==> design.v <==
module clk_divider(
    input clk,
    input reset,
    output clk_d
);
    parameter 
		limit = 32'hbaa;  
	 reg [31:0] counter;
	 reg clk_buf;
	 assign clk_d = clk_buf;
    always @ (posedge clk) begin
      if (reset) begin
        counter = 32'h0;
        clk_buf <= 1'b0;
      end
      else begin
        counter = counter + 1;
        if(counter == (limit / 2) ) begin
            clk_buf <= !clk_buf;
            counter = 32'h0;
        end
      end
    end
endmodule
module sinewave_rom_do (
    input [4:0] address,
    output reg [3:0] data
);
    always @ (address) begin
        case (address)
            5'h0: data = 4'h8;
            5'h1: data = 4'h9;
            5'h2: data = 4'hA;
            5'h3: data = 4'hC;
            5'h4: data = 4'hD;
            5'h5: data = 4'hE;
            5'h6: data = 4'hE;
            5'h7: data = 4'hF;
            5'h8: data = 4'hF;
            5'h9: data = 4'hF;
            5'ha: data = 4'hE;
            5'hb: data = 4'hE;
            5'hc: data = 4'hD;
            5'hd: data = 4'hC;
            5'he: data = 4'hA;
            5'hf: data = 4'h9;
            5'h10: data = 4'h7;
            5'h11: data = 4'h6;
            5'h12: data = 4'h5;
            5'h13: data = 4'h3;
            5'h14: data = 4'h2;
            5'h15: data = 4'h1;
            5'h16: data = 4'h1;
            5'h17: data = 4'h0;
            5'h18: data = 4'h0;
            5'h19: data = 4'h0;
            5'h1a: data = 4'h1;
            5'h1b: data = 4'h1;
            5'h1c: data = 4'h2;
            5'h1d: data = 4'h3;
            5'h1e: data = 4'h5;
            5'h1f: data = 4'h6;
            default: data = 4'hX;
        endcase
    end
endmodule
`timescale 1ns / 1ps
module Paddle(
    input btn_left,
    input btn_right,
    input reset,
    input clk,
    input tick,
    output [9:0] pos
    );
	reg [9:0] position;
	assign pos = position;
	always @ (posedge clk) begin
		if(reset)begin
			position <= 10'd270;  
		end
		else if(tick) begin
		if(btn_left && position > 10)begin
			position <= position - 10;
		end
		else if (btn_right && position < 640 - 100 - 10)begin
			position <= position + 10;
		end
		end
	end
endmodule
`timescale 1ns / 1ps
module ball(
	input [9:0] paddle_x,
   	input reset,
   	input start,
   	input clk,
	input tick,
  	output [9:0] x_out,
   	output [9:0] y_out,
	output erase_enable,
	output [5:0] e_pos,
	output reg [2:0] play_sound1,
	output reg [1:0] active_data
   	);
	parameter
		SCREEN_W = 640,
		SCREEN_H = 480,
		BALL_SIZE = 7,
		BLOCK_SPACING_X = 10'd40,
		BLOCK_SPACING_Y = 10'd20,
		FIRST_ROW_Y = 10'd40,
		SECOND_ROW_Y = 10'd90,		
		THIRD_ROW_Y = 10'd140,
		FOURTH_ROW_Y = 10'd190,
		FIFTH_ROW_Y = 10'd240,
		BLOCK_WIDTH = 10'd80,
		BLOCK_HEIGHT = 10'd30;
	reg [9:0] ball_x;	
	reg [9:0] ball_y;
	reg signed [9:0] ball_dx;
	reg signed [9:0] ball_dy;
	reg [9:0] ball_x_q;
	reg [9:0] ball_y_q;
	reg erase_e_q;
	reg [5:0] erase_pos_q;
	reg [2:0] snd;
	reg [1:0] adata;
	assign x_out = ball_x_q;
	assign y_out = ball_y_q;
	reg erase_e;
	reg [5:0] erase_pos;
	reg [5:0] address;
	reg win;
	reg [1:0] active [24:0];
	reg [9:0] temp1;
	reg [9:0] temp2;
	reg [5:0] i;
	reg start_movement;
	assign e_pos = erase_pos_q;
	assign erase_enable = erase_e_q;
	always @ (posedge clk) begin
		ball_x = ball_x_q;
		ball_y = ball_y_q;
		erase_e = erase_e_q;
		erase_pos = erase_pos_q;
		snd = play_sound1;
		adata = active_data;
		if(reset)begin
			ball_x = 10'd270;
			ball_y = 10'd440 - BALL_SIZE;
			ball_dx = -10'd1;
			ball_dy = -10'd1;
			start_movement = 0;
			erase_e = 0;
			address = 6'd0;
			snd = 3'b000;
			for (i = 0; i < 20; i = i + 1) begin
				active[i] = 0;			
			end
		end
		else if(tick) begin
		erase_e = 0;
		if(start)
			start_movement = 1;
		if(!start_movement)begin
			ball_x = paddle_x + BALL_SIZE + 10'd40;
		end
		if(start_movement)begin
			if((ball_x) <= 0 || ball_x >= SCREEN_W - BALL_SIZE)  
			begin
				ball_dx = ball_dx * -1;
			end
			if(ball_y <= 1)  
			begin
				snd = 3'b001;
				ball_dy = ball_dy * -1;
			end
			if(ball_y > SCREEN_H - BALL_SIZE)  
			begin
				snd = 3'b100;
				ball_dy = 0;
			end	
			address = address + 10'd1;
			if(address >= 10'd10)
				address = 10'd0;
				if (address<5) begin
					temp1 = FIRST_ROW_Y;	
					temp2 = BLOCK_SPACING_X + (BLOCK_WIDTH + BLOCK_SPACING_X) *address;			
				end
				else if (address < 10) begin
					temp1 = SECOND_ROW_Y;
					temp2 = BLOCK_SPACING_X + (BLOCK_WIDTH + BLOCK_SPACING_X) *(address-5);
				end
				if(active[address] < 3) begin
					if(
						(ball_y >= temp1  && ball_y <= (temp1 + BLOCK_HEIGHT) )  && 
						(( (ball_x + BALL_SIZE) >= (temp2) && (ball_x - BALL_SIZE) <= temp2 ) 
							||	
							( (ball_x + BALL_SIZE) >= (temp2 + BLOCK_WIDTH) && (ball_x - BALL_SIZE) <= (temp2 + BLOCK_WIDTH) )
							)
					) begin
						erase_e = 1;
						erase_pos = address;
						ball_dx = ball_dx * -1;
						active[address] = active[address] + 1;
						snd = active[address];
						adata = active[address];
					end
					else if ( (ball_x >= temp2 && ball_x <= (temp2 + BLOCK_WIDTH)) && 
					(( (ball_y + BALL_SIZE) >= (temp1) && (ball_y - BALL_SIZE) <= temp1 ) || 
						( (ball_y + BALL_SIZE) >= (temp1 + BLOCK_HEIGHT) && (ball_y - BALL_SIZE) <= (temp1 + BLOCK_HEIGHT) )
					))
					begin
						erase_e = 1;
						erase_pos = address;
						ball_dy = ball_dy * -1;
						active[address] = active[address] + 1;
						snd = active[address];
						adata = active[address];
					end
				end
				if (address<5) begin
					temp1 = THIRD_ROW_Y;	
					temp2 = BLOCK_SPACING_X + (BLOCK_WIDTH + BLOCK_SPACING_X) *(address);			
				end
				else if (address < 10) begin
					temp1 = FOURTH_ROW_Y;
					temp2 = BLOCK_SPACING_X + (BLOCK_WIDTH + BLOCK_SPACING_X) *(address-5);
				end
				if(active[address + 10'd10] < 3) begin
					if(
						(ball_y >= temp1  && ball_y <= (temp1 + BLOCK_HEIGHT) )  && 
						(( (ball_x + BALL_SIZE) >= (temp2) && (ball_x - BALL_SIZE) <= temp2 ) 
							||	
							( (ball_x + BALL_SIZE) >= (temp2 + BLOCK_WIDTH) && (ball_x - BALL_SIZE) <= (temp2 + BLOCK_WIDTH) )
							)
					) begin
						erase_e = 1;
						erase_pos = address + 10'd10;
						ball_dx = ball_dx * -1;
						active[address + 10'd10] = active[address + 10'd10] + 1;
						snd = active[address + 10'd10];
						adata = active[address + 10'd10];
					end
					else if ( (ball_x >= temp2 && ball_x <= (temp2 + BLOCK_WIDTH)) && 
					(( (ball_y + BALL_SIZE) >= (temp1) && (ball_y - BALL_SIZE) <= temp1 ) || 
						( (ball_y + BALL_SIZE) >= (temp1 + BLOCK_HEIGHT) && (ball_y - BALL_SIZE) <= (temp1 + BLOCK_HEIGHT) )
					))
					begin
						erase_e = 1;
						erase_pos = address + 10'd10;
						ball_dy = ball_dy * -1;
						active[address + 10'd10] = active[address + 10'd10] + 1;
						snd = active[address + 10'd10];
						adata = active[address + 10'd10];
					end
				end
			win = 1;
			for (i = 0; i < 20; i = i + 1) begin
					if (active[i] < 3)
						win = 0;
			end
			if( ball_dy > 0 && (ball_x > paddle_x && ball_x < (paddle_x + 100)) && ( ( (ball_y + BALL_SIZE) >= 10'd439 && (ball_y - BALL_SIZE) < 10'd440) ) )  
			begin
				ball_dy = ball_dy * -1;
				snd = 3'b100;
				if ((ball_x < paddle_x + 25 || ball_x > paddle_x + 75) && (ball_dx == 1 || ball_dx == -1)) begin
					ball_dx = ball_dx * 2;
				end
				else if (ball_dx == 2) begin
					ball_dx = 1;
				end
				else if (ball_dx == -2) begin
					ball_dx = -1;
				end
			end
			if (win) begin
				ball_dx = 10'd0;
				ball_dy = 10'd0;
			end
			ball_x = ball_x + ball_dx;
			ball_y = ball_y + ball_dy;
		end
		end
		ball_x_q <= ball_x;
		ball_y_q <= ball_y;
		erase_e_q <= erase_e;
		erase_pos_q <= erase_pos;
		play_sound1 <= snd;
		active_data <= adata;
	end
endmodule
`timescale 1ns / 1ps
module VGA(
   input clk,
   output reg [5:0] RGB,
   output reg hsync,
   output reg vsync,
	output [9:0] hor_count,
	output [9:0] ver_count,
	input [2:0] rgb_in,
	input [9:0] paddle_pos,
	input [9:0] ball_x,
	input [9:0] ball_y,
	input reset,
	input active_write_enable,
	input [5:0] active_position,
	input [1:0] active_data
);
	parameter
		BALL_SIZE = 7,
		BLOCK_SPACING_X = 10'd40,
		BLOCK_WIDTH = 10'd80,
		BLOCK_HEIGHT = 10'd30,
		FIRST_ROW_Y = 10'd40,
		SECOND_ROW_Y = 10'd90,		
		THIRD_ROW_Y = 10'd140,
		FOURTH_ROW_Y = 10'd190,
		FIFTH_ROW_Y = 10'd240;
	reg [9:0] hcount;
	reg [9:0] vcount;
	assign hor_count = hcount;
	assign ver_count = vcount;
	reg [9:0] data_x [19:0];
	reg [9:0] data_y [19:0];
	reg [2:0] active [19:0];
	reg [4:0] i;
	reg [4:0] j;
	reg [5:0] block_colors [24:0];
	always @ (posedge clk) begin
		if(active_write_enable)
			active[active_position] <= active_data;
		if (reset) begin
			for (i = 0; i < 20; i = i + 1) begin
				if(i < 5) begin
					data_x[i] <= BLOCK_SPACING_X + (BLOCK_SPACING_X + BLOCK_WIDTH) * i;
					data_y[i] <= FIRST_ROW_Y;
					block_colors[i] <= 6'b001001;
					active[i] <= 0;
				end
				else if (i < 10) begin
					data_x[i] <= BLOCK_SPACING_X + ((BLOCK_SPACING_X + BLOCK_WIDTH) * (i-5));
					data_y[i] <= SECOND_ROW_Y;					
					block_colors[i] <= 6'b110101;
					active[i] <= 0;
				end
				else if (i < 15) begin
					data_x[i] <= BLOCK_SPACING_X + ((BLOCK_SPACING_X + BLOCK_WIDTH) * (i-10));
					data_y[i] <= THIRD_ROW_Y;					
					block_colors[i] <= 6'b011111;
					active[i] <= 0;
				end
				else if (i < 20) begin
					data_x[i] <= BLOCK_SPACING_X + ((BLOCK_SPACING_X + BLOCK_WIDTH) * (i-15));
					data_y[i] <= FOURTH_ROW_Y;					
					block_colors[i] <= 6'b100101;
					active[i] <= 0;
				end
				else if (i < 25) begin
					data_x[i] <= BLOCK_SPACING_X + ((BLOCK_SPACING_X + BLOCK_WIDTH) * (i-20));
					data_y[i] <= FIFTH_ROW_Y;					
					block_colors[i] <= 6'b000010;
					active[i] <= 0;
				end
			end
		end
	end
    always @ ( posedge clk)
    begin 
      if (reset) begin
        hcount = 0;
        vcount = 0;
        hsync = 1;
        vsync = 1;
        RGB = 6'b000;
      end
      else begin
      if (hcount == 799) begin
            hcount = 0;
            if (vcount == 524) begin
                vcount = 0;
				end
            else begin
                vcount = vcount + 1;
            end
			end
        else begin
            hcount = hcount + 1;
        end
        if (vcount >= 490 && vcount < 492) begin
            vsync = 0;
        end
        else begin
            vsync = 1;
        end
        if (hcount >= 656 && hcount < 752) begin
            hsync = 0;
        end
        else begin
            hsync = 1;
        end
        if (hcount < 640 && vcount < 480) begin
            RGB = 6'b000; 
        		if(vcount >= ball_y && vcount <= (ball_y + BALL_SIZE) 
        			&& hcount >= ball_x && hcount <= (ball_x + BALL_SIZE) )
        			RGB = 6'b111000; 
				if(vcount > 440 && vcount < 450 && 
					hcount > paddle_pos && hcount < paddle_pos + 100)begin 
					RGB = 6'b100001; 
				end
				else begin
				for (j = 0; j < 20; j = j + 1) begin
						if(active[j] != 2'b11 && (vcount >= data_y[j] && vcount <= (data_y[j] + BLOCK_HEIGHT)) 
							&& hcount >= data_x[j] && hcount <= (data_x[j] + BLOCK_WIDTH))
						begin
							RGB = block_colors[j] + active[j] + 6'b000001;
						end
				end
				end
        end
        else begin
            RGB = 6'b000;
        end
      end
    end
endmodule
`timescale 1ns / 1ps
module breakout(
		input clk,
		input reset_button,
		input start_button,
		input left_button,
		input right_button,
		input ball_tick,
		input paddle_tick,
		output [5:0] RGB,
		output hsync,
		output vsync,
		output [3:0] tono
    );
	wire [5:0] rgb;
	wire hs;
	wire vs;
	wire [9:0] hcount; 
	wire [9:0] vcount;
	wire [9:0] paddle_pos;
	wire [9:0] ball_x;
	wire [9:0] ball_y;
	wire erase_enable;
	wire [5:0] erase_pos;	
	Paddle pd(left_button, right_button, reset_button, clk, paddle_tick, paddle_pos);
	wire [2:0] data;
	wire [2:0] play_sound1;
	wire [1:0] active_data;
	ball bola(paddle_pos, reset_button, start_button, clk, ball_tick, ball_x, ball_y, erase_enable, erase_pos, play_sound1, active_data);
	assign data = 3'b000;
	VGA vga(clk, rgb, hs, vs, hcount, vcount, data, paddle_pos, ball_x, ball_y, reset_button, erase_enable, erase_pos, active_data);
	assign RGB = rgb;
	assign hsync = hs;
	assign vsync = vs;
	wire clk_out_do;
	wire clk_out_re;
	wire clk_out_mi;
	wire clk_out_sol;
	clk_divider #(.limit(32'hBAA)) clk_do (
			.clk(clk),
			.reset(reset_button),
			.clk_d(clk_out_do)
	);
	clk_divider #(.limit(32'hA64)) clk_re (
			.clk(clk),
			.reset(reset_button),
			.clk_d(clk_out_re)
	);
	clk_divider #(.limit(32'h941)) clk_mi (
			.clk(clk),
			.reset(reset_button),
			.clk_d(clk_out_mi)
	);
	clk_divider #(.limit(32'h7C9)) clk_sol ( 
			.clk(clk),
			.reset(reset_button),
			.clk_d(clk_out_sol)
	);
	reg [4:0] address_audio;
	reg temp;
	reg temp_prev;
	sinewave_rom_do rom_tono(address_audio, tono);
	always @(posedge clk) 
	begin
		if (reset_button)
			address_audio <= 5'd0;
		else if (temp && !temp_prev)
			address_audio <= address_audio + 1;
	end	
	always @ (posedge clk) begin
		if (reset_button) begin
			temp <= 0;
			temp_prev <= 0;
		end
		else begin
			temp_prev <= temp;
			case(play_sound1)
				3'b001: temp <= clk_out_do;
				3'b010: temp <= clk_out_re;
				3'b011: temp <= clk_out_mi;
				3'b100: temp <= clk_out_sol;
				default: temp <= 0;
			endcase
		end
	end
endmodule
==> run.sh <==
#!/bin/bash
# the make line also repeats each setting of config.mk as NAME=value (left out here)
make -C /OpenROAD-flow-scripts/flow DESIGN_CONFIG=/design/flow/config.mk WORK_HOME=/design/flow/orfs CLKGATE_MAP_FILE= finish
==> config.mk <==
export PLATFORM = sky130hd
export DESIGN_NAME = breakout
export DESIGN_NICKNAME = breakout
export VERILOG_FILES = /design/flow/design.v
export SDC_FILE = /design/flow/constraint.sdc
export NUM_CORES = 4
export LEC_CHECK = 0
export CAP_MARGIN = 20
export CORE_MARGIN = 2
export CORE_UTILIZATION = 65
export SLEW_MARGIN = 20
==> constraint.sdc <==
create_clock -name core_clock -period 33.6 [get_ports {clk}]
set_input_delay 6.7200 -clock core_clock [delete_from_list [all_inputs] [get_ports {clk}]]
set_output_delay 6.7200 -clock core_clock [all_outputs]
set_load 0.01 [all_outputs]
==> qor.txt, run 1 <==
CTS resizes -> 0
GR Overflow Total -> 0
crit path from -> start_button
grt met1 use -> 52.0%
Synth mux share -> 1.79%
clock network fraction of design power -> 18.3%
CTS tree -> yes
CP Capture Type -> flop
Bufs on Longest Clock Path -> 3
CP peak stage delay -> 660 ps
Period minus WS final -> 19930 ps
area share, top type -> 19.5%
tool warning count -> 87
average cell area after synthesis -> 7.64 um2
Seq. pwr -> 509 uW
maximum vdd drop -> 0.000106 V
RSZ-0062 raised after global routing -> no
IO buf count -> 18
Yosys top cell by instances -> nor2_1
R2R Setup Slk -> 14890 ps
P_leak -> 0.0139 uW
worst r2r src -> bola.address[0]
grt met2 use -> 58.7%
Synth Instances -> 4290
Hold Crit Start -> clk_mi.counter[0]
DR WL/cell -> 20.7 um
top cells by count -> nor2_1, nand2_1, ha_1
Dominant combinational family -> simple AND/OR/NAND/NOR gates
Routed Antenna Nets -> 0
CP most frequent cell -> a21oi_1
vias per cell -> 6.59
initial antenna violation count -> 2
site row count -> 82
Peak Freq -> 0.0502 GHz
Pwr Density -> 72.0 nW/um2
DRT iter0 DRCs -> 3394
critical path depth -> 53
number of I/O pins -> 19
Die X -> 228 um
Critical Path RT -> 34100 ps
first-pass GRT wire length -> 162000 um
worst-margin pin slew -> 1280 ps
Clk pin slew, worst setup/hold paths -> 60 ps
Adder Share, Synth -> 15.5%
Worst R2R End -> bola.ball_x_q[9]
# clock sinks -> 346
cells on worst reg2reg path -> 67
CP Class -> in2reg
drt pass-1 iters -> 9
yosys aoi share -> 22.5%
clk latency of the worst-skew pair -> 590 ps
Hold Slack -> 447 ps
Distinct cells, synth -> 117
final tally of hold violations -> 0
final non-filler cell total -> 4917
asr flop ratio synth -> 0%
ys cells -> 4290
largest net degree at the start of global routing -> 74
Gate power share -> 61.4%
setup tns final -> 0 ps
Total Wirelength -> 102000 um
via count -> 32400
final HPWL from detailed placement -> 75800 um
FP Util -> 65.6%
Top Usage Layer GRT -> met2
Max power group -> combinational cells
hold worst-path end -> clk_mi.counter[0]
# H-tree levels -> 2
Final Max Slew Viols -> 0
main area contributors -> dfxtp_1, ha_1, nor2_1
Sw Pwr -> 1190 uW
post-cts hold buffer count -> 0
Root Driver -> clkbuf_16
worst hold-check path type -> reg2reg
overall power -> 2510 uW
placed insts -> 4846
P_clk -> 459 uW
setup bufs post-CTS -> 0
worst path buffer plus inverter count -> 6
DIE HEIGHT -> 228 um
status -> timing/DRC/antenna clean
Net Sw Frac -> 47.7%
Worst EP arrival -> 20430 ps
yosys xor share -> 8.68%
CTS buffer count -> 41
Die ar. -> 52200 um2
post-synthesis sequential area ratio -> 22.0%
Comb. pwr -> 1540 uW
flops & latches, synth -> 346
final tally of setup violations -> 0
Clock Skew -> 20.0 ps
Placer Congestion -> 1.06
Int Pwr -> 1310 uW
Mapped Area -> 32800 um2
Worst Setup Start Kind -> input pin
simple share -> 25.1%
CP top delay family -> AND-OR/OR-AND gates
max-cap violations -> 0
Top FF cell, synth -> dfxtp_1
core footprint -> 50000 um2
Syn-to-layout area delta -> 6.24%
cycle use final -> 59.3%
Seq pwr share -> 20.3%
Slew Limit Headroom -> 13.9%
# DRC -> 0
Synth area leader -> dfxtp_1
vias in the first global route -> 30000
slowest CP cell -> o21ai_0
Post-synth EDFFs -> 27
GR Util met3 -> 8.10%
fin util -> 69.7%
worst hold stages -> 1
fin nets -> 4623
overall routing resource usage -> 37.9%
Yosys warning count -> 13
Critical Path Sink -> bola.ball_x_q[9]
critical path peak fanout -> 24
n_diodes -> 0
YS chip area -> 32800 um2
==> metrics by stage <==
| step | instance area (um2) | worst slack, ps |
|---|---|---|
| after floorplan | 32800 | 16630 |
| after global placement | 33400 | 14090 |
| after detailed placement | 33400 | 13500 |
| after CTS | 34800 | 14130 |
| after global routing | 34800 | 12770 |
| final | 34800 | 13670 |
==> routing by layer <==
metal | wire, um | share of wire [%] | vias up
li1 | - | - | 15500
met1 | 43900 | 43 | 15100
met5 | 0 | 0 | -
met3 | 10500 | 10 | 275
met2 | 43900 | 43 | 1545
met4 | 3440 | 3.4 | 0
==> area by class of cell <==
cell class              instances  area (um2)
fillers                      4306       15200
clock inverters                10         126
flip-flops and latches        346        7200
repair buffers                 67         549
inverters                     178         668
clock buffers                  61        1260
well taps                     672         841
multi-input cells            3583       24200
==> inputs of run 2 (changes only) <==
CELL_PAD_IN_SITES_DETAIL_PLACEMENT = 1   (was not set)
CELL_PAD_IN_SITES_GLOBAL_PLACEMENT = 0   (was not set)
CORE_ASPECT_RATIO = 1.39   (was not set)
CORE_UTILIZATION = 43   (was 65)
CTS_CLUSTER_DIAMETER = 37   (was not set)
CTS_CLUSTER_SIZE = 21   (was not set)
GPL_ROUTABILITY_DRIVEN = 0   (was not set)
GPL_TIMING_DRIVEN = 0   (was not set)
HOLD_SLACK_MARGIN = 0.08   (was not set)
MAX_ROUTING_LAYER = met4   (was not set)
MIN_ROUTING_LAYER = met1   (was not set)
PLACE_DENSITY_LB_ADDON = 0.19   (was not set)
TNS_END_PERCENT = 70   (was not set)
clock period = 29.9 ns   (was 33.6 ns; I/O delays follow)
==> qor.txt, run 2 <==
worst path buffer plus inverter count -> 11 (+5)
Int Pwr -> 1720 uW (+31%)
cycle use final -> 72.7% (+13 points)
Critical Path RT -> 30420 ps (-3680 ps)
worst hold stages -> 1 (unchanged)
Dominant combinational family -> simple AND/OR/NAND/NOR gates
Synth mux share -> 1.79% (unchanged)
DRT iter0 DRCs -> 2652 (-22%)
Mapped Area -> 32800 um2 (unchanged)
Worst Setup Start Kind -> input pin
Worst EP arrival -> 22250 ps (+1820 ps)
P_clk -> 834 uW (+82%)
flops & latches, synth -> 346 (unchanged)
# DRC -> 0 (unchanged)
CTS buffer count -> 70 (+71%)
CP Capture Type -> flop
cells on worst reg2reg path -> 69 (+3.0%)
CP peak stage delay -> 840 ps (+180 ps)
Sw Pwr -> 1570 uW (+31%)
worst-margin pin slew -> 1260 ps (-16.3 ps)
vias in the first global route -> 35800 (+19%)
Comb. pwr -> 1910 uW (+24%)
site row count -> 119 (+45%)
Pwr Density -> 89.4 nW/um2 (+24%)
critical path peak fanout -> 10 (-58%)
Routed Antenna Nets -> 0 (unchanged)
setup tns final -> 0 ps (unchanged)
YS chip area -> 32800 um2 (unchanged)
Period minus WS final -> 21730 ps
CP top delay family -> AND-OR/OR-AND gates
DR WL/cell -> 24.0 um (+16%)
R2R Setup Slk -> 8780 ps (-6110 ps)
Seq. pwr -> 551 uW (+8.3%)
Critical Path Sink -> bola.ball_y_q[9]
via count -> 34600 (+6.8%)
Top FF cell, synth -> dfxtp_1
crit path from -> start_button
Post-synth EDFFs -> 27 (unchanged)
# H-tree levels -> 3 (+1)
DIE HEIGHT -> 329 um (+44%)
fin nets -> 4795 (+3.7%)
final tally of setup violations -> 0 (unchanged)
simple share -> 25.1% (unchanged)
largest net degree at the start of global routing -> 24 (-68%)
P_leak -> 0.0146 uW (+4.5%)
Peak Freq -> 0.0460 GHz
Hold Crit Start -> bola.temp1[3]
Gate power share -> 57.9% (-3.5 points)
Net Sw Frac -> 47.7% (about the same)
max-cap violations -> 0 (unchanged)
Clock Skew -> 42.0 ps (+21.9 ps)
Die ar. -> 78400 um2 (+50%)
clock network fraction of design power -> 25.3% (+7.0 points)
worst hold-check path type -> reg2reg
number of I/O pins -> 19 (unchanged)
status -> timing/DRC/antenna clean
post-synthesis sequential area ratio -> 22.0% (unchanged)
initial antenna violation count -> 5 (+3)
top cells by count -> nor2_1, nand2_1, ha_1
FP Util -> 43.3% (-22 points)
Syn-to-layout area delta -> 12.4%
drt pass-1 iters -> 10 (+1)
IO buf count -> 16 (-2)
core footprint -> 75600 um2 (+51%)
asr flop ratio synth -> 0% (unchanged)
GR Overflow Total -> 0 (unchanged)
Yosys top cell by instances -> nor2_1
Slew Limit Headroom -> 16.0% (+2.2 points)
Yosys warning count -> 13 (unchanged)
yosys xor share -> 8.68% (unchanged)
CTS tree -> yes
setup bufs post-CTS -> 0 (unchanged)
Max power group -> combinational cells
Seq pwr share -> 16.7% (-3.6 points)
average cell area after synthesis -> 7.64 um2 (unchanged)
main area contributors -> dfxtp_1, ha_1, nor2_1
first-pass GRT wire length -> 202000 um (+25%)
Worst R2R End -> bola.ball_y_q[9]
final HPWL from detailed placement -> 99000 um (+31%)
# clock sinks -> 346 (unchanged)
maximum vdd drop -> 0.0000536 V (-49%)
yosys aoi share -> 22.5% (unchanged)
tool warning count -> 85 (-2.3%)
CP most frequent cell -> a21oi_1
Total Wirelength -> 130000 um (+28%)
CP Class -> in2reg
Distinct cells, synth -> 117 (unchanged)
critical path depth -> 56 (+5.7%)
final tally of hold violations -> 0 (unchanged)
overall routing resource usage -> 33.8% (-4.1 points)
Root Driver -> clkbuf_16
Final Max Slew Viols -> 0 (unchanged)
Adder Share, Synth -> 15.5% (unchanged)
worst r2r src -> bola.address[0]
vias per cell -> 6.38 (-3.1%)
slowest CP cell -> nor3_1
ys cells -> 4290 (unchanged)
post-cts hold buffer count -> 0 (unchanged)
Bufs on Longest Clock Path -> 3 (unchanged)
area share, top type -> 19.5% (unchanged)
Die X -> 238 um (+4.2%)
Clk pin slew, worst setup/hold paths -> 50 ps (about the same)
Synth area leader -> dfxtp_1
clk latency of the worst-skew pair -> 650 ps (+60 ps)
Synth Instances -> 4290 (unchanged)
CTS resizes -> 0 (unchanged)
RSZ-0062 raised after global routing -> no
Hold Slack -> 464 ps (+17.0 ps)
-- run 2: layout make-up --
type / instances / area [um2]
fill: 9352 / 38800
multi-input combinational: 3583 / 24200
sequential: 346 / 7200
clock buffer: 79 / 1890
tap: 968 / 1210
buffer: 185 / 788
inverter: 178 / 668
clock inverter: 49 / 611
timing repair buffer: 25 / 254
antenna: 6 / 15.0
-- run 2: per-layer routing --
layer | wire length (um) | up-vias | part of all wire [%] | track usage [%]
met5 | 0 | - | 0 | -
met3 | 9100 | 653 | 7.0 | 7.50
met2 | 61100 | 1404 | 47 | 56.0
li1 | - | 15800 | - | -
met4 | 11500 | 0 | 8.8 | 25.6
met1 | 48500 | 16700 | 37 | 35.1
-- run 2: metrics by stage --
stage / area, um2 / setup WS [ps] / cells / utilization, % / total power (uW)
3_5_place_dp: 34300 / 8560 / 5284 / 45.3 / 2380
2_1_floorplan: 32800 / 13670 / 4292 / - / 1830
6_report: 36800 / 8170 / 5419 / 48.7 / 3290
3_3_place_gp: 34100 / 8800 / 5276 / 45.1 / 2310
5_1_grt: 36800 / 7860 / 5419 / 48.7 / 3470
4_1_cts: 36800 / 9100 / 5412 / 48.6 / 3240
==> inputs of run 3 (changes only) <==
CELL_PAD_IN_SITES_DETAIL_PLACEMENT = not set   (was 1)
CELL_PAD_IN_SITES_GLOBAL_PLACEMENT = not set   (was 0)
CORE_ASPECT_RATIO = not set   (was 1.39)
CORE_MARGIN = 4   (was 2)
CORE_UTILIZATION = 56   (was 43)
CTS_CLUSTER_DIAMETER = not set   (was 37)
CTS_CLUSTER_SIZE = 72   (was 21)
HOLD_SLACK_MARGIN = not set   (was 0.08)
MAX_ROUTING_LAYER = not set   (was met4)
MIN_ROUTING_LAYER = met2   (was met1)
PLACE_DENSITY_LB_ADDON = not set   (was 0.19)
SETUP_SLACK_MARGIN = 1.11   (was not set)
TNS_END_PERCENT = not set   (was 70)
clock period = 14.9 ns   (was 29.9 ns; I/O delays follow)
==> qor.txt, run 3 <==
post-synthesis sequential area ratio -> 22.0% (unchanged)
ys cells -> 4290 (unchanged)
post-cts hold buffer count -> 0 (unchanged)
Err -> [ERROR GRT-0116] Global routing finished with congestion. Check the congestion regions in the DRC Viewer.
YS chip area -> 32800 um2 (unchanged)
site row count -> 88 (-26%)
stopping stage -> global routing
Distinct cells, synth -> 117 (unchanged)
Mapped Area -> 32800 um2 (unchanged)
Top FF cell, synth -> dfxtp_1
Adder Share, Synth -> 15.5% (unchanged)
Die X -> 250 um (+4.9%)
Dominant combinational family -> simple AND/OR/NAND/NOR gates
FP Util -> 56.7% (+13 points)
average cell area after synthesis -> 7.64 um2 (unchanged)
top cells by count -> nor2_1, nand2_1, ha_1
GR Overflow Total -> 13
simple share -> 25.1% (unchanged)
yosys aoi share -> 22.5% (unchanged)
yosys xor share -> 8.68% (unchanged)
area share, top type -> 19.5% (unchanged)
asr flop ratio synth -> 0% (unchanged)
flops & latches, synth -> 346 (unchanged)
core footprint -> 57800 um2 (-24%)
Synth Instances -> 4290 (unchanged)
IO buf count -> 16 (unchanged)
number of I/O pins -> 19 (unchanged)
Synth area leader -> dfxtp_1
Die ar. -> 62400 um2 (-20%)
CTS buffer count -> 42 (-40%)
Yosys warning count -> 13 (unchanged)
Post-synth EDFFs -> 27 (unchanged)
Root Driver -> clkbuf_16
Synth mux share -> 1.79% (unchanged)
status -> stopped before the end
# H-tree levels -> 2 (-1)
# clock sinks -> 346 (unchanged)
DIE HEIGHT -> 250 um (-24%)
Bufs on Longest Clock Path -> 3 (unchanged)
Yosys top cell by instances -> nor2_1
main area contributors -> dfxtp_1, ha_1, nor2_1
dpl cell area -> 34100 um2 (-0.47%)
final HPWL from detailed placement -> 85500 um (-14%)
overall routing resource usage -> 62.1%
==> run 3: repair_timing <==
action / CTS
gates cloned: 1
gates resized: 184
setup endpoints to repair: 101
pin swaps: 56
setup buffers: 55
==> run 3: metal layers <==
metal	overflow	GRT usage (%)
met5	2	41.0
met4	1	36.3
met3	10	77.2
met2	0	65.5
met1	-	-
==> run 3: through the flow <==
step,cells,setup TNS [ps],worst slack [ps],util (%),hold WS [ps]
floorplan,4292,0,1110,-,418
global placement,5073,-68190,-3760,58.8,431
detailed placement,5081,-63800,-3730,59.0,440
CTS,5215,0,967,63.8,455
==> inputs of run 4 (changes only) <==
ABC_AREA = 1   (was not set)
CORE_MARGIN = 2   (was 4)
CORE_UTILIZATION = 52   (was 56)
CTS_CLUSTER_SIZE = 95   (was 72)
GPL_ROUTABILITY_DRIVEN = not set   (was 0)
GPL_TIMING_DRIVEN = not set   (was 0)
MIN_ROUTING_LAYER = not set   (was met2)
SETUP_SLACK_MARGIN = not set   (was 1.11)
clock period = 27.7 ns   (was 14.9 ns; I/O delays follow)
==> qor.txt, run 4 <==
worst r2r src -> bola.address[0]
dpl ws -> 9920 ps (+13650 ps)
via count -> 31200
Seq pwr share -> 16.1%
crit path from -> start_button
Max power group -> combinational cells
Critical Path Sink -> bola.ball_x_q[9]
largest net degree at the start of global routing -> 84
worst hold-check path type -> reg2reg
cycle use final -> 63.1%
Placer Congestion -> 1.00
GR Util met3 -> 3.15%
Worst Setup Start Kind -> input pin
area share, top type -> 19.7% (+0.25 points)
Total Wirelength -> 96700 um
P_leak -> 0.0165 uW
grt met2 use -> 49.8%
# H-tree levels -> 2 (unchanged)
YS chip area -> 32300 um2 (-1.3%)
Critical Path RT -> 28180 ps
final tally of hold violations -> 0
Synth Instances -> 4873 (+14%)
Comb. pwr -> 2680 uW
Worst EP arrival -> 17950 ps
setup bufs post-CTS -> 0 (-100%)
slowest CP cell -> nor2_2
final HPWL from detailed placement -> 75600 um (-12%)
yosys aoi share -> 15.6% (-6.9 points)
top cells by count -> nand2_1, inv_1, nor2_1
PnR worst setup slack -> 10230 ps
status -> timing/DRC/antenna clean
Die ar. -> 64200 um2 (+2.8%)
maximum vdd drop -> 0.000110 V
number of I/O pins -> 19 (unchanged)
average cell area after synthesis -> 6.64 um2 (-13%)
ys cells -> 4873 (+14%)
Hold Slack -> 446 ps
RSZ-0062 raised after global routing -> no
Clock Skew -> 24.6 ps
Clk pin slew, worst setup/hold paths -> 60 ps
Sw Pwr -> 2100 uW
vias in the first global route -> 29100
Hold Crit Start -> clk_do.counter[0]
Period minus WS final -> 17470 ps
CTS tree -> yes
worst hold stages -> 1
max-cap violations -> 0
n_diodes -> 0
main area contributors -> dfxtp_1, ha_1, nand2_1
Bufs on Longest Clock Path -> 3 (unchanged)
site row count -> 91 (+3.4%)
Top Usage Layer GRT -> met2
critical path peak fanout -> 48
fin nets -> 5263
cells on worst reg2reg path -> 80
DR WL/cell -> 16.9 um
GR Overflow Total -> 0
Root Driver -> clkbuf_16
post-synthesis sequential area ratio -> 22.3% (+0.29 points)
worst-margin pin slew -> 1030 ps
clk latency of the worst-skew pair -> 600 ps
Syn-to-layout area delta -> 7.16%
drt pass-1 iters -> 8
asr flop ratio synth -> 0% (unchanged)
Dominant combinational family -> simple AND/OR/NAND/NOR gates
# DRC -> 0
Mapped Area -> 32300 um2 (-1.3%)
Synth area leader -> dfxtp_1
tool warning count -> 86
Peak Freq -> 0.0572 GHz
overall power -> 3900 uW
Die X -> 253 um (+1.4%)
DRT iter0 DRCs -> 2595
Gate power share -> 68.9%
Post-synth EDFFs -> 27 (unchanged)
P_clk -> 587 uW
FP Util -> 52.5% (-4.2 points)
Net Sw Frac -> 53.9%
R2R Setup Slk -> 12910 ps
final tally of setup violations -> 0
yosys xor share -> 6.97% (-1.7 points)
Routed Antenna Nets -> 0
worst path buffer plus inverter count -> 14
CTS resizes -> 0 (-100%)
Worst R2R End -> bola.ball_x_q[9]
flops & latches, synth -> 346 (unchanged)
CP Class -> in2reg
Yosys top cell by instances -> nand2_1
core footprint -> 61600 um2 (+6.6%)
CP peak stage delay -> 730 ps
initial antenna violation count -> 1
Pwr Density -> 112 nW/um2
first-pass GRT wire length -> 156000 um
Final Max Slew Viols -> 0
DIE HEIGHT -> 253 um (+1.4%)
overall routing resource usage -> 30.1%
simple share -> 28.6% (+3.5 points)
register area -> 7200 um2
setup tns final -> 0 ps
hold worst-path end -> clk_do.counter[0]
post-cts hold buffer count -> 0 (unchanged)
Top FF cell, synth -> dfxtp_1
critical path depth -> 58
Adder Share, Synth -> 15.7% (+0.20 points)
CP Capture Type -> flop
vias per cell -> 5.44
number of fill cells -> 6221
Distinct cells, synth -> 81 (-31%)
logic area -> 21700 um2
CP most frequent cell -> inv_1
Yosys warning count -> 13 (unchanged)
CTS buffer count -> 43 (+2.4%)
fin util -> 56.3%
clock network fraction of design power -> 15.1%
# clock sinks -> 346 (unchanged)
Seq. pwr -> 626 uW
Slew Limit Headroom -> 31.2%
CP top delay family -> AND-OR/OR-AND gates
IO buf count -> 18 (+2)
Int Pwr -> 1800 uW
Synth mux share -> 0% (-1.8 points)
grt met1 use -> 40.6%
-- run 4: final cells by class --
cell class / count / share of cell area, %
Clock inverter: 17 / 0.711
Multi-Input combinational cell: 3651 / 62.6
Clock buffer: 60 / 3.52
Tap cell: 837 / 3.02
Sequential cell: 346 / 20.8
Timing Repair Buffer: 39 / 0.968
Inverter: 776 / 8.42
-- run 4: through the flow --
step,cell area [um2],instances
2_1_floorplan,32300,4875
3_3_place_gp,33200,5649
3_5_place_dp,33200,5649
4_1_cts,34600,5726
5_1_grt,34700,5726
6_report,34700,5726
-- run 4: layer usage --
| layer | part of all wire [%] | vias up |
|---|---|---|
| met5 | 0 | - |
| met4 | 3.8 | 0 |
| met3 | 5.4 | 216 |
| met2 | 44 | 903 |
| met1 | 47 | 14000 |
| li1 | - | 16100 |
==> inputs of run 5 (changes only) <==
CAP_MARGIN = 15   (was 20)
CORE_UTILIZATION = 70   (was 52)
CTS_CLUSTER_DIAMETER = 285   (was not set)
CTS_CLUSTER_SIZE = not set   (was 95)
PLACE_DENSITY_LB_ADDON = 0.01   (was not set)
SETUP_SLACK_MARGIN = 3.44   (was not set)
clock period = 12.2 ns   (was 27.7 ns; I/O delays follow)
==> qor.txt, run 5 <==
critical path depth -> 81 (+40%)
Clock Skew -> 25.7 ps (+1.17 ps)
Critical Path Sink -> bola.ball_y_q[8]
CTS tree -> yes
cells on worst reg2reg path -> 81 (+1.3%)
Routed Antenna Nets -> 0 (unchanged)
Sw Pwr -> 6280 uW (+200%)
site row count -> 78 (-14%)
largest net degree at the start of global routing -> 84 (unchanged)
DR WL/cell -> 19.5 um (+15%)
area share, top type -> 19.7% (unchanged)
number of fill cells -> 2999 (-52%)
post-cts hold buffer count -> 0 (unchanged)
clk latency of the worst-skew pair -> 600 ps (about the same)
logic area -> 23100 um2 (+6.5%)
clock network fraction of design power -> 10.9% (-4.2 points)
setup tns final -> -48.2 ps (-48.2 ps)
DIE HEIGHT -> 219 um (-14%)
Die ar. -> 47900 um2 (-25%)
GR Overflow Total -> 0 (unchanged)
RSZ-0062 raised after global routing -> yes
Worst Setup Start Kind -> flop
first-pass GRT wire length -> 167000 um (+7.5%)
worst hold stages -> 1 (unchanged)
status -> finished with violations
CP Capture Type -> flop
Max power group -> combinational cells
slowest CP cell -> fa_1
P_leak -> 0.0179 uW (+8.7%)
Dominant combinational family -> simple AND/OR/NAND/NOR gates
Distinct cells, synth -> 81 (unchanged)
R2R Setup Slk -> -30 ps (-12940 ps)
vias in the first global route -> 33400 (+15%)
CP most frequent cell -> nand2_1
final HPWL from detailed placement -> 71100 um (-6.0%)
top cells by count -> nand2_1, inv_1, nor2_1
register area -> 7210 um2 (+0.12%)
Mapped Area -> 32300 um2 (unchanged)
vias per cell -> 6.30 (+16%)
cycle use final -> 100% (+37 points)
overall routing resource usage -> 43.0% (+13 points)
yosys xor share -> 6.97% (unchanged)
Synth mux share -> 0% (unchanged)
Syn-to-layout area delta -> 16.6%
yosys aoi share -> 15.6% (unchanged)
Gate power share -> 76.9% (+8.0 points)
# clock sinks -> 346 (unchanged)
IO buf count -> 18 (unchanged)
Pwr Density -> 311 nW/um2 (+180%)
drt pass-1 iters -> 11 (+3)
core footprint -> 45500 um2 (-26%)
tool warning count -> 88 (+2.3%)
asr flop ratio synth -> 0% (unchanged)
Final Max Slew Viols -> 0 (unchanged)
critical path peak fanout -> 8 (-83%)
Yosys warning count -> 13 (unchanged)
Worst R2R End -> bola.ball_y_q[8]
Seq pwr share -> 12.2% (-3.9 points)
final tally of hold violations -> 0 (unchanged)
crit path from -> bola.address[0]
ys cells -> 4873 (unchanged)
Synth Instances -> 4873 (unchanged)
CP top delay family -> simple AND/OR/NAND/NOR gates
Synth area leader -> dfxtp_1
Int Pwr -> 5440 uW (+200%)
Peak Freq -> 0.0818 GHz
initial antenna violation count -> 0 (-1)
number of I/O pins -> 19 (unchanged)
main area contributors -> dfxtp_1, ha_1, nand2_1
Worst EP arrival -> 12650 ps (-5300 ps)
via count -> 36000 (+16%)
Slew Limit Headroom -> 22.4% (-8.8 points)
average cell area after synthesis -> 6.64 um2 (unchanged)
worst hold-check path type -> reg2reg
Comb. pwr -> 9010 uW (+240%)
hold worst-path end -> clk_do.counter[0]
PnR worst setup slack -> -25.3 ps (-10250 ps)
CTS buffer count -> 41 (-4.7%)
Yosys top cell by instances -> nand2_1
Top FF cell, synth -> dfxtp_1
Period minus WS final -> 12230 ps
worst-margin pin slew -> 1150 ps (+122 ps)
max-cap violations -> 0 (unchanged)
CP Class -> reg2reg
Net Sw Frac -> 53.6% (-0.31 points)
post-synthesis sequential area ratio -> 22.3% (unchanged)
n_diodes -> 0 (unchanged)
maximum vdd drop -> 0.000255 V (+130%)
Root Driver -> clkbuf_16
Placer Congestion -> 1.04 (+3.6%)
FP Util -> 71.1% (+19 points)
Die X -> 219 um (-14%)
Seq. pwr -> 1430 uW (+130%)
worst r2r src -> bola.address[0]
YS chip area -> 32300 um2 (unchanged)
Bufs on Longest Clock Path -> 3 (unchanged)
# H-tree levels -> 2 (unchanged)
final tally of setup violations -> 2 (+2)
fin nets -> 5493 (+4.4%)
Hold Slack -> 448 ps (+2.81 ps)
Hold Crit Start -> clk_do.counter[0]
Total Wirelength -> 111000 um (+15%)
layout check failures -> setup timing
Post-synth EDFFs -> 27 (unchanged)
CP peak stage delay -> 570 ps (-160 ps)
Adder Share, Synth -> 15.7% (unchanged)
Critical Path RT -> 12630 ps (-15550 ps)
P_clk -> 1280 uW (+120%)
worst path buffer plus inverter count -> 17 (+3)
# DRC -> 0 (unchanged)
simple share -> 28.6% (unchanged)
Clk pin slew, worst setup/hold paths -> 70 ps (about the same)
DRT iter0 DRCs -> 4875 (+88%)
flops & latches, synth -> 346 (unchanged)
run 5: layout make-up:
type | instances | share of cell area (%)
sequential | 346 | 19.1
timing repair buffer | 267 | 6.24
clock buffer | 59 | 3.14
tap | 600 | 1.99
clock inverter | 12 | 0.454
inverter | 776 | 7.82
multi-input combinational | 3655 | 61.3
run 5: repair_timing:
| action | in CTS | in global routing |
|---|---|---|
| resized | 180 | 175 |
| setup buffers | 143 | 45 |
| cloned | 6 | 0 |
| setup endpoints to repair | 100 | 101 |
| pin swaps | 59 | 108 |
| hold endpoints to repair | 0 | 0 |
run 5: layer usage:
layer  vias up  track usage [%]  part of all wire (%)
met2      2533             70.0                    44
met3       870             8.87                    11
li1      16500                -                     -
met5         -                0                 0.065
met4         3             27.1                   8.0
met1     16100             51.9                    37
run 5: per-stage QoR:
stage                     cell area [um2]  setup slack, ps  std cells  power [uW]  util, %
after global placement              33400              216       5450        7480     73.4
after global routing                37700             -426       5715       12300     82.9
after CTS                           36600             1420       5670        9950     80.4
final                               37700            -25.3       5715       11700     82.9
after detailed placement            33400             34.3       5450        7600     73.4
after floorplan                     32600             1880       4875        6060        -
==> inputs of run 6 (changes only) <==
ABC_AREA = not set   (was 1)
CAP_MARGIN = 20   (was 15)
CELL_PAD_IN_SITES_DETAIL_PLACEMENT = 1   (was not set)
CELL_PAD_IN_SITES_GLOBAL_PLACEMENT = 0   (was not set)
CORE_ASPECT_RATIO = 0.97   (was not set)
CORE_UTILIZATION = 43   (was 70)
CTS_CLUSTER_DIAMETER = 37   (was 285)
GPL_ROUTABILITY_DRIVEN = 0   (was not set)
GPL_TIMING_DRIVEN = 0   (was not set)
HOLD_SLACK_MARGIN = 0.08   (was not set)
MIN_ROUTING_LAYER = met2   (was not set)
PLACE_DENSITY_LB_ADDON = 0.19   (was 0.01)
SETUP_SLACK_MARGIN = not set   (was 3.44)
TNS_END_PERCENT = 70   (was not set)
clock period = 12.4 ns   (was 12.2 ns; I/O delays follow)
==> qor.txt, run 6 <==
Top FF cell, synth -> dfxtp_1
area share, top type -> 19.5% (-0.25 points)
Synth Instances -> 4290 (-12%)
Bufs on Longest Clock Path -> 3 (unchanged)
Root Driver -> clkbuf_16
Mapped Area -> 32800 um2 (+1.3%)
CTS buffer count -> 80 (+95%)
FP Util -> 43.5% (-28 points)
post-synthesis sequential area ratio -> 22.0% (-0.29 points)
Yosys top cell by instances -> nor2_1
# clock sinks -> 346 (unchanged)
Die X -> 284 um (+30%)
Die ar. -> 78400 um2 (+64%)
Distinct cells, synth -> 117 (+44%)
IO buf count -> 16 (-2)
Dominant combinational family -> simple AND/OR/NAND/NOR gates
GR Overflow Total -> 132
final HPWL from detailed placement -> 97400 um (+37%)
yosys aoi share -> 22.5% (+6.9 points)
Adder Share, Synth -> 15.5% (-0.20 points)
Err -> [ERROR GRT-0116] Global routing finished with congestion. Check the congestion regions in the DRC Viewer.
Post-synth EDFFs -> 27 (unchanged)
top cells by count -> nor2_1, nand2_1, ha_1
Synth mux share -> 1.79% (+1.8 points)
YS chip area -> 32800 um2 (+1.3%)
overall routing resource usage -> 59.2%
average cell area after synthesis -> 7.64 um2 (+15%)
Synth area leader -> dfxtp_1
# H-tree levels -> 3 (+1)
number of I/O pins -> 19 (unchanged)
flops & latches, synth -> 346 (unchanged)
yosys xor share -> 8.68% (+1.7 points)
Yosys warning count -> 13 (unchanged)
ys cells -> 4290 (-12%)
simple share -> 25.1% (-3.5 points)
core footprint -> 75300 um2 (+66%)
site row count -> 99 (+27%)
dpl cell area -> 34700 um2 (+4.0%)
stopping stage -> global routing
asr flop ratio synth -> 0% (unchanged)
DIE HEIGHT -> 276 um (+26%)
main area contributors -> dfxtp_1, ha_1, nor2_1
status -> stopped before the end
## run 6: repair_timing
item,in CTS
setup buffers,88
hold endpoints to repair,0
gates cloned,1
pin swaps,102
endpoints found under the setup margin,101
gates resized,180
hold buffers,0
## run 6: metrics by stage
step | instances | utilization (%) | setup WS [ps]
floorplan | 4292 | - | -724
detailed placement | 5327 | 46.1 | -5450
global placement | 5318 | 45.9 | -5060
CTS | 5555 | 52.0 | -1600
## run 6: metal layers
metal	overflow	global-route usage [%]
met4	10	36.1
met2	8	64.4
met1	-	-
met3	97	68.4
met5	17	43.2
==> inputs of run 7 (changes only) <==
CELL_PAD_IN_SITES_DETAIL_PLACEMENT = not set   (was 1)
CELL_PAD_IN_SITES_GLOBAL_PLACEMENT = not set   (was 0)
CORE_ASPECT_RATIO = not set   (was 0.97)
CORE_UTILIZATION = 58   (was 43)
CTS_CLUSTER_DIAMETER = not set   (was 37)
GPL_ROUTABILITY_DRIVEN = not set   (was 0)
GPL_TIMING_DRIVEN = not set   (was 0)
HOLD_SLACK_MARGIN = not set   (was 0.08)
MIN_ROUTING_LAYER = not set   (was met2)
PLACE_DENSITY_LB_ADDON = not set   (was 0.19)
TNS_END_PERCENT = not set   (was 70)
clock period = 13.7 ns   (was 12.4 ns; I/O delays follow)
==> qor.txt, run 7 <==
Yosys warning count -> 13 (unchanged)
setup tns final -> 0 ps
Post-synth EDFFs -> 27 (unchanged)
asr flop ratio synth -> 0% (unchanged)
CP most frequent cell -> nor2_1
CP Capture Type -> flop
max-cap violations -> 0
Dominant combinational family -> simple AND/OR/NAND/NOR gates
tool warning count -> 87
Yosys top cell by instances -> nor2_1
CTS buffer count -> 41 (-49%)
crit path from -> bola.address[1]
number of I/O pins -> 19 (unchanged)
PnR worst setup slack -> 391 ps
Seq pwr share -> 17.6%
fin nets -> 4861
first-pass GRT wire length -> 169000 um
Placer Congestion -> 1.09
Routed Antenna Nets -> 0
main area contributors -> dfxtp_1, ha_1, nor2_1
# clock sinks -> 346 (unchanged)
Synth Instances -> 4290 (unchanged)
post-synthesis sequential area ratio -> 22.0% (unchanged)
final tally of setup violations -> 0
Period minus WS final -> 13310 ps
final HPWL from detailed placement -> 81000 um (-17%)
yosys xor share -> 8.68% (unchanged)
Peak Freq -> 0.0751 GHz
worst-margin pin slew -> 1110 ps
Worst Setup Start Kind -> flop
Slew Limit Headroom -> 25.4%
FP Util -> 58.4% (+15 points)
Distinct cells, synth -> 117 (unchanged)
Die X -> 242 um (-15%)
clock network fraction of design power -> 16.1%
# H-tree levels -> 2 (-1)
Hold Crit Start -> clk_mi.counter[0]
drt pass-1 iters -> 6
largest net degree at the start of global routing -> 70
simple share -> 25.1% (unchanged)
Final Max Slew Viols -> 0
worst hold stages -> 1
CTS tree -> yes
clk latency of the worst-skew pair -> 610 ps
critical path peak fanout -> 6
average cell area after synthesis -> 7.64 um2 (unchanged)
Syn-to-layout area delta -> 13.8%
Clock Skew -> 27.0 ps
# DRC -> 0
Gate power share -> 66.2%
final tally of hold violations -> 0
Worst R2R End -> bola.ball_x_q[9]
R2R Setup Slk -> 390 ps
Hold Slack -> 453 ps
vias in the first global route -> 30500
Net Sw Frac -> 45.4%
IO buf count -> 18 (+2)
overall routing resource usage -> 35.5%
site row count -> 87 (-12%)
DIE HEIGHT -> 242 um (-12%)
Total Wirelength -> 108000 um
DRT iter0 DRCs -> 3219
Seq. pwr -> 1240 uW
worst hold-check path type -> reg2reg
Clk pin slew, worst setup/hold paths -> 70 ps
worst r2r src -> bola.address[1]
via count -> 33200
YS chip area -> 32800 um2 (unchanged)
CP top delay family -> simple AND/OR/NAND/NOR gates
yosys aoi share -> 22.5% (unchanged)
area share, top type -> 19.5% (unchanged)
Root Driver -> clkbuf_16
initial antenna violation count -> 2
status -> timing/DRC/antenna clean
CP peak stage delay -> 560 ps
Synth area leader -> dfxtp_1
cycle use final -> 97.1%
P_clk -> 1130 uW
GR Overflow Total -> 0
hold worst-path end -> clk_mi.counter[0]
Int Pwr -> 3840 uW
core footprint -> 56100 um2 (-26%)
Adder Share, Synth -> 15.5% (unchanged)
Die ar. -> 58400 um2 (-26%)
Sw Pwr -> 3190 uW
worst path buffer plus inverter count -> 5
flops & latches, synth -> 346 (unchanged)
vias per cell -> 6.34
Comb. pwr -> 4650 uW
Max power group -> combinational cells
Worst EP arrival -> 13850 ps
Mapped Area -> 32800 um2 (unchanged)
Pwr Density -> 188 nW/um2
Critical Path Sink -> bola.ball_x_q[9]
P_leak -> 0.0153 uW
dpl ws -> -259 ps (+5190 ps)
fin util -> 66.5%
slowest CP cell -> or4_1
CP Class -> reg2reg
Bufs on Longest Clock Path -> 3 (unchanged)
maximum vdd drop -> 0.000240 V
top cells by count -> nor2_1, nand2_1, ha_1
critical path depth -> 61
cells on worst reg2reg path -> 61
Top FF cell, synth -> dfxtp_1
Critical Path RT -> 14240 ps
Synth mux share -> 1.79% (unchanged)
ys cells -> 4290 (unchanged)
DR WL/cell -> 20.6 um
overall power -> 7020 uW
## run 7: through the flow
stage               cell area [um2]  instances
floorplan                     32900       4292
global placement              35300       5156
detailed placement            35300       5156
CTS                           36800       5234
global route                  37300       5244
finish                        37300       5245
## run 7: per-layer routing
metal	wire length [um]	GRT usage [%]
met5	0	0
met4	3490	11.2
met3	10000	6.50
met2	46300	54.8
met1	48100	50.1
## run 7: area by class of cell
class | count | area, um2
antenna | 1 | 2.50
clock buffer | 54 | 1140
clock inverter | 22 | 251
fill | 5000 | 18800
inverter | 178 | 673
multi-input combinational | 3583 | 24700
sequential | 346 | 7200
tap | 756 | 946
timing repair buffer | 305 | 2360
## run 7: what timing repair did
| action | CTS | global route |
|---|---|---|
| hold buffers | 0 | 0 |
| endpoints found under the setup margin | 6 | 11 |
| buffers inserted | 2 | 10 |
| resized | 14 | 73 |
| endpoints found under the hold margin | 0 | 0 |
| pin swaps | 5 | 40 |
==> inputs of run 8 (changes only) <==
CELL_PAD_IN_SITES_DETAIL_PLACEMENT = 1   (was not set)
CORE_MARGIN = 8   (was 2)
CORE_UTILIZATION = 40   (was 58)
HOLD_SLACK_MARGIN = 0.06   (was not set)
clock period = 40.0 ns   (was 13.7 ns; I/O delays follow)
==> qor.txt, run 8 <==
FP Util -> 40.2% (-18 points)
Critical Path Sink -> bola.ball_x_q[9]
simple share -> 25.1% (unchanged)
vias in the first global route -> 33500 (+9.7%)
setup tns final -> 0 ps (unchanged)
critical path depth -> 53 (-13%)
Peak Freq -> 0.0462 GHz
Top FF cell, synth -> dfxtp_1
Gate power share -> 61.1% (-5.1 points)
Synth mux share -> 1.79% (unchanged)
core footprint -> 81600 um2 (+46%)
clock network fraction of design power -> 19.4% (+3.3 points)
CP most frequent cell -> a21oi_1
area share, top type -> 19.5% (unchanged)
flops & latches, synth -> 346 (unchanged)
Worst Setup Start Kind -> input pin
cycle use final -> 54.1% (-43 points)
Die X -> 302 um (+25%)
IO buf count -> 18 (unchanged)
worst path buffer plus inverter count -> 6 (+1)
YS chip area -> 32800 um2 (unchanged)
Pwr Density -> 61.6 nW/um2 (-67%)
Dominant combinational family -> simple AND/OR/NAND/NOR gates
final HPWL from detailed placement -> 88400 um (+9.2%)
Placer Congestion -> 0.976 (-10%)
CP top delay family -> AND-OR/OR-AND gates
Adder Share, Synth -> 15.5% (unchanged)
Net Sw Frac -> 48.3% (+2.9 points)
setup bufs post-CTS -> 0 (-2)
Final Max Slew Viols -> 0 (unchanged)
asr flop ratio synth -> 0% (unchanged)
P_clk -> 425 uW (-62%)
Worst EP arrival -> 22140 ps (+8290 ps)
average cell area after synthesis -> 7.64 um2 (unchanged)
max-cap violations -> 0 (unchanged)
maximum vdd drop -> 0.0000386 V (-84%)
CTS tree -> yes
drt pass-1 iters -> 8 (+2)
Int Pwr -> 1130 uW (-71%)
initial antenna violation count -> 1 (-1)
number of I/O pins -> 19 (unchanged)
Post-synth EDFFs -> 27 (unchanged)
cells on worst reg2reg path -> 64 (+4.9%)
Seq. pwr -> 427 uW (-66%)
Distinct cells, synth -> 117 (unchanged)
DIE HEIGHT -> 302 um (+25%)
fin nets -> 4633 (-4.7%)
worst-margin pin slew -> 1100 ps (-11.9 ps)
Sw Pwr -> 1060 uW (-67%)
Critical Path RT -> 40510 ps (+26270 ps)
vias per cell -> 6.13 (-3.2%)
status -> timing/DRC/antenna clean
Seq pwr share -> 19.5% (+1.9 points)
Yosys warning count -> 13 (unchanged)
Slew Limit Headroom -> 26.2% (+0.80 points)
Period minus WS final -> 21630 ps
slowest CP cell -> a41o_1
hold worst-path end -> temp_prev
Bufs on Longest Clock Path -> 3 (unchanged)
overall power -> 2190 uW (-69%)
yosys aoi share -> 22.5% (unchanged)
Hold Crit Start -> temp
final tally of hold violations -> 0 (unchanged)
CP peak stage delay -> 640 ps (+80 ps)
CP Capture Type -> flop
# DRC -> 0 (unchanged)
ys cells -> 4290 (unchanged)
worst r2r src -> bola.address[0]
largest net degree at the start of global routing -> 78 (+11%)
Total Wirelength -> 118000 um (+8.9%)
final tally of setup violations -> 0 (unchanged)
number of fill cells -> 10100 (+100%)
overall routing resource usage -> 25.1% (-10 points)
GR Overflow Total -> 0 (unchanged)
R2R Setup Slk -> 20840 ps (+20450 ps)
via count -> 32700 (-1.6%)
main area contributors -> dfxtp_1, ha_1, nor2_1
Synth area leader -> dfxtp_1
RSZ-0062 raised after global routing -> no
Max power group -> combinational cells
Synth Instances -> 4290 (unchanged)
top cells by count -> nor2_1, nand2_1, ha_1
first-pass GRT wire length -> 187000 um (+11%)
Hold Slack -> 461 ps (+8.79 ps)
DR WL/cell -> 22.0 um (+7.2%)
# clock sinks -> 346 (unchanged)
CP Class -> in2reg
CTS buffer count -> 45 (+9.8%)
n_diodes -> 0 (-1)
Comb. pwr -> 1340 uW (-71%)
DRT iter0 DRCs -> 2083 (-35%)
site row count -> 105 (+21%)
Clock Skew -> 37.6 ps (+10.6 ps)
critical path peak fanout -> 24 (+18)
post-cts hold buffer count -> 0 (unchanged)
Worst R2R End -> bola.ball_x_q[9]
post-synthesis sequential area ratio -> 22.0% (unchanged)
Clk pin slew, worst setup/hold paths -> 60 ps (about the same)
P_leak -> 0.0141 uW (-7.8%)
Root Driver -> clkbuf_16
tool warning count -> 85 (-2.3%)
worst hold stages -> 1 (unchanged)
clk latency of the worst-skew pair -> 620 ps (about the same)
Yosys top cell by instances -> nor2_1
crit path from -> start_button
# H-tree levels -> 2 (unchanged)
Syn-to-layout area delta -> 8.40%
worst hold-check path type -> reg2reg
Routed Antenna Nets -> 0 (unchanged)
Mapped Area -> 32800 um2 (unchanged)
CTS resizes -> 0 (-14)
yosys xor share -> 8.68% (unchanged)
Die ar. -> 91300 um2 (+56%)
## run 8: layout make-up
cell class | count | area (um2) | share of cell area, %
clock buffer | 63 | 1290 | 3.65
clock inverter | 19 | 255 | 0.719
inverter | 178 | 668 | 1.88
multi-input combinational | 3583 | 24200 | 68.0
sequential | 346 | 7200 | 20.3
tap | 1070 | 1340 | 3.77
timing repair buffer | 73 | 599 | 1.69
## run 8: through the flow
stage | std cells | util (%) | cell area [um2] | worst slack (ps)
final | 5332 | 43.5 | 35500 | 18370
after CTS | 5331 | 43.5 | 35500 | 18590
after global routing | 5332 | 43.5 | 35500 | 17220
after detailed placement | 5249 | 41.6 | 33900 | 18030
after global placement | 5249 | 41.6 | 33900 | 18600
after floorplan | 4292 | - | 32800 | 21750
## run 8: layer usage
metal | global-route usage, % | part of all wire (%)
met5 | 0 | 0.0094
met4 | 8.79 | 3.6
met3 | 3.58 | 5.7
met2 | 42.2 | 46
met1 | 32.6 | 45
==> inputs of run 9 (changes only) <==
CELL_PAD_IN_SITES_DETAIL_PLACEMENT = not set   (was 1)
CORE_MARGIN = 2   (was 8)
CORE_UTILIZATION = 9   (was 40)
HOLD_SLACK_MARGIN = not set   (was 0.06)
clock period = 45.9 ns   (was 40.0 ns; I/O delays follow)
==> qor.txt, run 9 <==
status -> timing/DRC/antenna clean
average cell area after synthesis -> 7.64 um2 (unchanged)
CP top delay family -> AND-OR/OR-AND gates
Placer Congestion -> 0.949 (-2.7%)
# clock sinks -> 346 (unchanged)
Net Sw Frac -> 47.7% (-0.63 points)
asr flop ratio synth -> 0% (unchanged)
Period minus WS final -> 22570 ps
Final Cell Area -> 40200 um2 (+13%)
Syn-to-layout area delta -> 22.8%
# H-tree levels -> 2 (unchanged)
FP Util -> 9.04% (-31 points)
Critical Path Sink -> bola.ball_x_q[9]
Yosys top cell by instances -> nor2_1
Peak Freq -> 0.0443 GHz
DR WL/cell -> 11.9 um (-46%)
Top FF cell, synth -> dfxtp_1
ys cells -> 4290 (unchanged)
Synth area leader -> dfxtp_1
clk latency of the worst-skew pair -> 640 ps (+20 ps)
worst hold stages -> 1 (unchanged)
first-pass GRT wire length -> 169000 um (-9.5%)
worst path buffer plus inverter count -> 6 (unchanged)
worst hold-check path type -> reg2reg
drt pass-1 iters -> 6 (-2)
simple share -> 25.1% (unchanged)
critical path depth -> 53 (unchanged)
maximum vdd drop -> 0.0000344 V (-11%)
area share, top type -> 19.5% (unchanged)
hold worst-path end -> clk_mi.counter[0]
Worst R2R End -> bola.ball_x_q[9]
max-cap violations -> 0 (unchanged)
IO buf count -> 18 (unchanged)
yosys aoi share -> 22.5% (unchanged)
Seq. pwr -> 371 uW (-13%)
final HPWL from detailed placement -> 81400 um (-8.0%)
final tally of setup violations -> 0 (unchanged)
CP Class -> in2reg
Post-synth EDFFs -> 27 (unchanged)
dpl cell area -> 38600 um2 (+14%)
initial antenna violation count -> 7 (+6)
Hold Crit Start -> clk_mi.counter[0]
via count -> 31900 (-2.4%)
CTS resizes -> 0 (unchanged)
largest net degree at the start of global routing -> 123 (+58%)
Clock Skew -> 52.6 ps (+15.0 ps)
Die ar. -> 369000 um2 (+300%)
# DRC -> 0 (unchanged)
YS chip area -> 32800 um2 (unchanged)
Max power group -> combinational cells
CP most frequent cell -> a21oi_1
Adder Share, Synth -> 15.5% (unchanged)
Pwr Density -> 46.7 nW/um2 (-24%)
setup bufs post-CTS -> 0 (unchanged)
clock network fraction of design power -> 20.2% (+0.8 points)
final non-filler cell total -> 9062 (+70%)
Dominant combinational family -> simple AND/OR/NAND/NOR gates
Seq pwr share -> 19.8% (+0.3 points)
flops & latches, synth -> 346 (unchanged)
Synth mux share -> 1.79% (unchanged)
post-cts hold buffer count -> 0 (unchanged)
fin nets -> 4635 (+0.043%)
slowest CP cell -> a41o_1
worst-margin pin slew -> 1110 ps (+11.5 ps)
Sw Pwr -> 895 uW (-15%)
Bufs on Longest Clock Path -> 3 (unchanged)
Clk pin slew, worst setup/hold paths -> 50 ps (about the same)
crit path from -> start_button
CP Capture Type -> flop
site row count -> 221 (+110%)
vias per cell -> 3.52 (-43%)
final tally of hold violations -> 0 (unchanged)
setup tns final -> 0 ps (unchanged)
main area contributors -> dfxtp_1, ha_1, nor2_1
R2R Setup Slk -> 26980 ps (+6140 ps)
Total Wirelength -> 108000 um (-8.0%)
post-synthesis sequential area ratio -> 22.0% (unchanged)
Root Driver -> clkbuf_16
Worst Setup Start Kind -> input pin
Die X -> 607 um (+100%)
overall routing resource usage -> 5.58% (-19 points)
Int Pwr -> 983 uW (-13%)
CTS tree -> yes
DIE HEIGHT -> 607 um (+100%)
Mapped Area -> 32800 um2 (unchanged)
Distinct cells, synth -> 117 (unchanged)
top cells by count -> nor2_1, nand2_1, ha_1
worst r2r src -> bola.address[0]
Worst EP arrival -> 23100 ps (+960 ps)
core footprint -> 362000 um2 (+340%)
CP peak stage delay -> 660 ps (+20 ps)
Critical Path RT -> 46430 ps (+5920 ps)
cells on worst reg2reg path -> 64 (unchanged)
placed insts -> 8973 (+71%)
DRT iter0 DRCs -> 2865 (+38%)
overall power -> 1880 uW (-14%)
Final Max Slew Viols -> 0 (unchanged)
yosys xor share -> 8.68% (unchanged)
vias in the first global route -> 29700 (-11%)
CTS buffer count -> 48 (+6.7%)
Comb. pwr -> 1130 uW (-16%)
Routed Antenna Nets -> 0 (unchanged)
Yosys warning count -> 13 (unchanged)
cycle use final -> 49.2% (-4.9 points)
P_clk -> 379 uW (-11%)
RSZ-0062 raised after global routing -> no
Slew Limit Headroom -> 25.3% (-0.99 points)
tool warning count -> 88 (+3.5%)
critical path peak fanout -> 24 (unchanged)
P_leak -> 0.0141 uW (about the same)
Gate power share -> 60.1% (-1.0 points)
number of I/O pins -> 19 (unchanged)
GR Overflow Total -> 0 (unchanged)
Synth Instances -> 4290 (unchanged)
[run 9: layout make-up]
type / count / area, um2
Clock buffer: 63 / 1360
Clock inverter: 24 / 243
Tap cell: 4794 / 6000
Multi-Input combinational cell: 3583 / 24200
Fill cell: 42000 / 322000
Sequential cell: 346 / 7200
Antenna cell: 2 / 5.00
Inverter: 178 / 668
Timing Repair Buffer: 72 / 599
[run 9: per-layer routing]
layer  track usage (%)  vias to the layer above  routed length, um
li1                  -                    15500                  -
met1              7.60                    15100              49500
met2              8.81                     1106              47000
met3              1.04                      209               8470
met4              1.81                        6               3200
met5                 0                        -                 32
[run 9: per-stage QoR]
step	hold slack, ps	utilization [%]	setup slack (ps)
final	450	11.1	23330
after global routing	474	11.1	22410
after CTS	454	11.1	23690
after detailed placement	441	10.7	23120
after global placement	429	10.7	23310
after floorplan	418	-	26470
Power figures rest on the tool's default switching activity, not on a simulated workload.
